## rotational_cordic
module rotational_cordic (
  output logic data_out_rot,
  output logic [15:0] xprime,
  output logic [15:0] yprime,
  input logic [15:0] x,
  input logic [15:0] y,
  input logic [15:0] theta,
  input logic clk, reset, start
);
Settings: LEC_CHECK=0, CAP_MARGIN=20, CORE_MARGIN=2, CORE_UTILIZATION=40, GPL_ROUTABILITY_DRIVEN=0, GPL_TIMING_DRIVEN=0, SETUP_SLACK_MARGIN=4.03, SLEW_MARGIN=20, TNS_END_PERCENT=50; clock period 14.5 ns.
run.sh (not shown) runs the stock make flow with config.mk's settings and CLKGATE_MAP_FILE=.
Next try:
- CORE_UTILIZATION: 40 -> 68
- CTS_CLUSTER_SIZE: default -> 96
- GPL_ROUTABILITY_DRIVEN: 0 -> default
- GPL_TIMING_DRIVEN: 0 -> default
- SETUP_SLACK_MARGIN: 4.03 -> 2.23
- TNS_END_PERCENT: 50 -> 15
- clock period: 14.5 -> 7.77 ns (I/O delays scaled with it)
Outcome: The new run finished with setup timing left. Via count rises by 4.5%. Die size is lower by 41%. Setup slack loses 5.1 ns. First-iteration DRC count rose by 36%. Critical path depth does not change.
Next try:
- CORE_UTILIZATION: 68 -> 72
- CTS_CLUSTER_DIAMETER: default -> 36
- CTS_CLUSTER_SIZE: 96 -> 19
- PLACE_DENSITY_LB_ADDON: default -> 0.28
- SETUP_SLACK_MARGIN: 2.23 -> -0.96
- TNS_END_PERCENT: 15 -> default
- clock period: 7.77 -> 11.1 ns (I/O delays scaled with it)
Outcome: The new run completed, yet does not pass: setup timing; final cell count is lower by a few percent; utilization is higher by 3.4 points; setup slack is better by 2.4 ns; routed wire length is higher by a little under a tenth; final area is lower slightly.
Next try:
- CORE_UTILIZATION: 72 -> 68
- CTS_CLUSTER_DIAMETER: 36 -> default
- CTS_CLUSTER_SIZE: 19 -> 96
- PLACE_DENSITY_LB_ADDON: 0.28 -> default
- SETUP_SLACK_MARGIN: -0.96 -> default
- TNS_END_PERCENT: default -> 35
- clock period: 11.1 -> 4.34 ns (I/O delays scaled with it)
=> The new run finished but fails on setup timing. Utilization went down by 3.0 points. Worst setup slack got worse by 4.9 ns. Worst hold slack improved by 0.0069 ns. Wire length went down by 6.2%. Die size went up by 5.8%. Register-to-register slack got worse by 6.1 ns. Area after synthesis is unchanged. Final cell count went up by 2.8%.
Next try:
- CORE_UTILIZATION: 68 -> 40
- CTS_CLUSTER_SIZE: 96 -> default
- SETUP_SLACK_MARGIN: default -> 2.61
- TNS_END_PERCENT: 35 -> default
- clock period: 4.34 -> 12.7 ns (I/O delays scaled with it)
With this change the flow finished clean.
Routed wire length is lower by 4.1%.
Via count is lower by 6.0%.
Worst hold slack gains 0.038 ns.
Synthesized cell count stays the same.
Non-clock buffer count is lower by 426.
Worst setup slack gains 6.3 ns.
Next try:
- CORE_UTILIZATION: 40 -> 71
- CTS_CLUSTER_DIAMETER: default -> 36
- CTS_CLUSTER_SIZE: default -> 19
- PLACE_DENSITY_LB_ADDON: default -> 0.28
- SETUP_SLACK_MARGIN: 2.61 -> -0.96
- clock period: 12.7 -> 11.1 ns (I/O delays scaled with it)
Outcome: The new run completed, yet does not pass: setup timing. Count of clock-buffer cells in the layout went up by 9. Wire length went up by 8.5%. Worst setup slack got worse by 1.3 ns.

---

Setup of v48:
Starting RTL as in the previous note.
export LEC_CHECK = 0
export ABC_AREA = 1
export CAP_MARGIN = 10
export CORE_ASPECT_RATIO = 1.78
export CORE_MARGIN = 6
export CORE_UTILIZATION = 24
export CTS_CLUSTER_DIAMETER = 331
export GPL_ROUTABILITY_DRIVEN = 0
export GPL_TIMING_DRIVEN = 0
export MAX_ROUTING_LAYER = met5
export MIN_ROUTING_LAYER = met2
export SETUP_SLACK_MARGIN = 1.06
export SLEW_MARGIN = 25
export TNS_END_PERCENT = 60
create_clock -name core_clock -period 7.53 [get_ports {clk}]
In v48 the implementation completed, yet the final layout does not meet the checks, the culprit being negative setup slack.
## Diff of input files: v42 against v48
# v48
export LEC_CHECK = 0
export ABC_AREA = 1
export CAP_MARGIN = 10
export CORE_ASPECT_RATIO = 1.78
export CORE_MARGIN = 6
export CORE_UTILIZATION = 24
export CTS_CLUSTER_DIAMETER = 331
export GPL_ROUTABILITY_DRIVEN = 0
export GPL_TIMING_DRIVEN = 0
export MAX_ROUTING_LAYER = met5
export MIN_ROUTING_LAYER = met2
export SETUP_SLACK_MARGIN = 1.06
export SLEW_MARGIN = 25
export TNS_END_PERCENT = 60
create_clock -name core_clock -period 7.53 [get_ports {clk}]
# v42
export LEC_CHECK = 0
export ABC_AREA = 1
export CAP_MARGIN = 20
export CORE_MARGIN = 2
export CORE_UTILIZATION = 72
export CTS_CLUSTER_DIAMETER = 209
export CTS_CLUSTER_SIZE = 22
export HOLD_SLACK_MARGIN = -0.07
export SETUP_SLACK_MARGIN = 1.84
export SLEW_MARGIN = 20
create_clock -name core_clock -period 7.06 [get_ports {clk}]
Results
Across v42 and v48, no clean finish was achieved.
Per the comparison of v42 with v48, total die size has decreased; insertion delay of the later-clocked pin in the worst-skew pair now sits lower.
Going from v48 to v42, the die width was found to have gone down by 24%.
Summary: with v48 as the reference, routed wire length in v42 moved up slightly.
When v42 is set beside v48, its worst setup slack turns out to be 0.068 ns smaller.
Compared with v48, in v42 cell area has decreased.
Overall fraction of global-route tracks in use (lower): v48
What v54 does differently from v42 at the input level:
# v42
export LEC_CHECK = 0
export ABC_AREA = 1
export CAP_MARGIN = 20
export CORE_MARGIN = 2
export CORE_UTILIZATION = 72
export CTS_CLUSTER_DIAMETER = 209
export CTS_CLUSTER_SIZE = 22
export HOLD_SLACK_MARGIN = -0.07
export SETUP_SLACK_MARGIN = 1.84
export SLEW_MARGIN = 20
create_clock -name core_clock -period 7.06 [get_ports {clk}]
# v54
export LEC_CHECK = 0
export CAP_MARGIN = 20
export CORE_MARGIN = 2
export CORE_UTILIZATION = 33
export SLEW_MARGIN = 20
create_clock -name core_clock -period 16.1 [get_ports {clk}]
[summary]
- Per the final summary, v54 finished and its layout is clean on timing, DRC and antenna.
- Data required time at the worst endpoint (lower): v42
- v54: register fraction of the total cell area is 1.6 points higher than what v42 reported.
- v54 vs. v42: net count after synthesis lower; layout overhead on the synthesized area decreased 4.0 points.
- Launch point of the worst path: r_y[15][15]$_DFF_PP0_ -> v54, r_y[15][16]$_DFF_PP0_ -> v42
